// fir_filter
module fir_filter
#(
    parameter NUM_ELEMENTS = 7
)
(
    input clk,
    input rst,
    input [ 7 : 0 ] weight_data,
    input [ 2 : 0 ] weight_idx,
    input weight_valid,
    output weight_ready,
    input [ 7 : 0 ] input_data,
    input input_valid,
    output input_ready,
    output [ 15 : 0 ] output_data,
    input output_ready,
    output output_valid
);
    assign weight_ready = 1;
    assign input_ready = 1;
    assign output_valid = 1;
    reg [7:0] weights [NUM_ELEMENTS-1:0];
    reg [7:0] values [NUM_ELEMENTS-1:0];
    integer i;
    always@(posedge clk)begin
        if (rst)begin
            for (i = 0; i< NUM_ELEMENTS; i = i+1)
                weights[i] = 0;
        end else if (weight_valid)
            weights[weight_idx] = weight_data;
        for (i = NUM_ELEMENTS-1; i> 0; i=i-1)begin
            values[i] <= rst?0:values[i-1];
        end
        values[0] <= rst?0:input_data;
    end
    wire [15:0] intermediate_sums [NUM_ELEMENTS-1:0];
    assign output_data = intermediate_sums[NUM_ELEMENTS-1];  
    generate
        genvar j;
        for (j = 0; j<NUM_ELEMENTS; j=j+1)begin:summation
            assign intermediate_sums[j] = (j?intermediate_sums[j-1]:0) + values[j]*weights[j];
        end
    endgenerate
endmodule
Size: ~1900 cells after synthesis, roughly 110 flip-flops, ~43 I/O pins, about 19000 µm² of cells after synthesis.
export LEC_CHECK = 0
export CAP_MARGIN = 20
export CORE_MARGIN = 2
export CORE_UTILIZATION = 40
export SLEW_MARGIN = 20
create_clock -name core_clock -period 13.0 [get_ports {clk}]
run.sh (not shown) runs the stock make flow with config.mk's settings and CLKGATE_MAP_FILE=.
Edit:
- ABC_AREA: not set -> 1
- CORE_ASPECT_RATIO: not set -> 1.06
- CTS_CLUSTER_DIAMETER: not set -> 393
- CTS_CLUSTER_SIZE: not set -> 100
- SETUP_SLACK_MARGIN: not set -> 3.89
- TNS_END_PERCENT: not set -> 5
Outcome: Power came out higher by 18%; routed wire length came out higher by 7.6%; cell area came out higher by 7.8%; die area came out higher by 5.9%; register-to-register slack improved by 0.27 ns.
Edit:
- ABC_AREA: 1 -> not set
- CORE_ASPECT_RATIO: 1.06 -> not set
- CORE_UTILIZATION: 40 -> 66
- CTS_CLUSTER_DIAMETER: 393 -> 258
- CTS_CLUSTER_SIZE: 100 -> 98
- SETUP_SLACK_MARGIN: 3.89 -> not set
- TNS_END_PERCENT: 5 -> not set
Outcome: Worst hold slack improves by 0.086 ns; cell area drops by about 9%; sequential power stays flat; clock-buffer cell count drops by 1; synthesized cell count drops by about 23%.

* * *

The RTL this note starts from:
==> flow/design.v <==
`timescale 1ns / 1ps
module fir_filter
#(
    parameter NUM_ELEMENTS = 7
)
(
    input clk,
    input rst,
    input [ 7 : 0 ] weight_data,
    input [ 2 : 0 ] weight_idx,
    input weight_valid,
    output weight_ready,
    input [ 7 : 0 ] input_data,
    input input_valid,
    output input_ready,
    output [ 15 : 0 ] output_data,
    input output_ready,
    output output_valid
);
    assign weight_ready = 1;
    assign input_ready = 1;
    assign output_valid = 1;
    reg [7:0] weights [NUM_ELEMENTS-1:0];
    reg [7:0] values [NUM_ELEMENTS-1:0];
    integer i;
    always@(posedge clk)begin
        if (rst)begin
            for (i = 0; i< NUM_ELEMENTS; i = i+1)
                weights[i] = 0;
        end else if (weight_valid)
            weights[weight_idx] = weight_data;
        for (i = NUM_ELEMENTS-1; i> 0; i=i-1)begin
            values[i] <= rst?0:values[i-1];
        end
        values[0] <= rst?0:input_data;
    end
    wire [15:0] intermediate_sums [NUM_ELEMENTS-1:0];
    assign output_data = intermediate_sums[NUM_ELEMENTS-1];  
    generate
        genvar j;
        for (j = 0; j<NUM_ELEMENTS; j=j+1)begin:summation
            assign intermediate_sums[j] = (j?intermediate_sums[j-1]:0) + values[j]*weights[j];
        end
    endgenerate
endmodule
clock: 8.44 ns
lec_check: 0
cap_margin: 20
core_margin: 2
core_utilization: 68
cts_cluster_diameter: 40
max_routing_layer: met4
setup_slack_margin: 1.21
slew_margin: 20
The starting point produced a layout that fails on negative setup slack.
==> next run, changes <==
--- a/flow/config.mk
+++ b/flow/config.mk
@@ -10,4 +10,2 @@
-export CORE_UTILIZATION = 68
-export CTS_CLUSTER_DIAMETER = 40
-export MAX_ROUTING_LAYER = met4
-export SETUP_SLACK_MARGIN = 1.21
+export CORE_UTILIZATION = 59
+export SETUP_SLACK_MARGIN = 2.29
==> flow/constraint.sdc (replaced) <==
create_clock -name core_clock -period 7.94 [get_ports {clk}]
set_input_delay 1.5880 -clock core_clock [delete_from_list [all_inputs] [get_ports {clk}]]
set_output_delay 1.5880 -clock core_clock [all_outputs]
set_load 0.01 [all_outputs]
The new run finished with negative setup slack left.
Wire length barely changes.
Sequential share of layout area stays flat.
Utilization goes down by 11 points.
Cell area goes up by 1.0%.
Sequential power goes up by 5.9%.
Die size goes up by 15%.
Clock-buffer cell count goes up by 3.
Power goes up by 2.6%.
Area after synthesis stays the same.
==> next run, changes <==
--- a/flow/config.mk
+++ b/flow/config.mk
@@ -7,0 +8 @@
+export ABC_AREA = 1
@@ -10,2 +11 @@
-export CORE_UTILIZATION = 59
-export SETUP_SLACK_MARGIN = 2.29
+export CORE_UTILIZATION = 72
==> flow/constraint.sdc (replaced) <==
create_clock -name core_clock -period 11.5 [get_ports {clk}]
set_input_delay 2.3000 -clock core_clock [delete_from_list [all_inputs] [get_ports {clk}]]
set_output_delay 2.3000 -clock core_clock [all_outputs]
set_load 0.01 [all_outputs]
Outcome: The changed run finished with timing, DRC and antenna clean. Cell count goes up by 6.4%. Clock-buffer cell count drops by 3. Via count goes up by 9.8%. First-iteration DRC count increases by 41%. Total power shrinks by 39%. Utilization increases by 5.1 points.
==> next run, changes <==
--- a/flow/config.mk
+++ b/flow/config.mk
@@ -11,0 +12,2 @@
+export CTS_CLUSTER_DIAMETER = 400
+export CTS_CLUSTER_SIZE = 98
==> flow/constraint.sdc (replaced) <==
create_clock -name core_clock -period 8.78 [get_ports {clk}]
set_input_delay 1.7560 -clock core_clock [delete_from_list [all_inputs] [get_ports {clk}]]
set_output_delay 1.7560 -clock core_clock [all_outputs]
set_load 0.01 [all_outputs]
This time the run completed, yet does not pass: negative setup slack.
Worst setup slack loses 1.2 ns.
Sequential share of layout area decreases by 1.3 points.
Synthesized area does not change.
Wire length rises by about a fifth.
Via count increases by roughly a tenth.
Total power climbs by well over a third.
Core utilization came out higher by 8.4 points.
Clock-buffer cell count is unchanged.
Clock power climbs by a quarter to a third.
Power figures rest on the tool's default switching activity, not on a simulated workload.
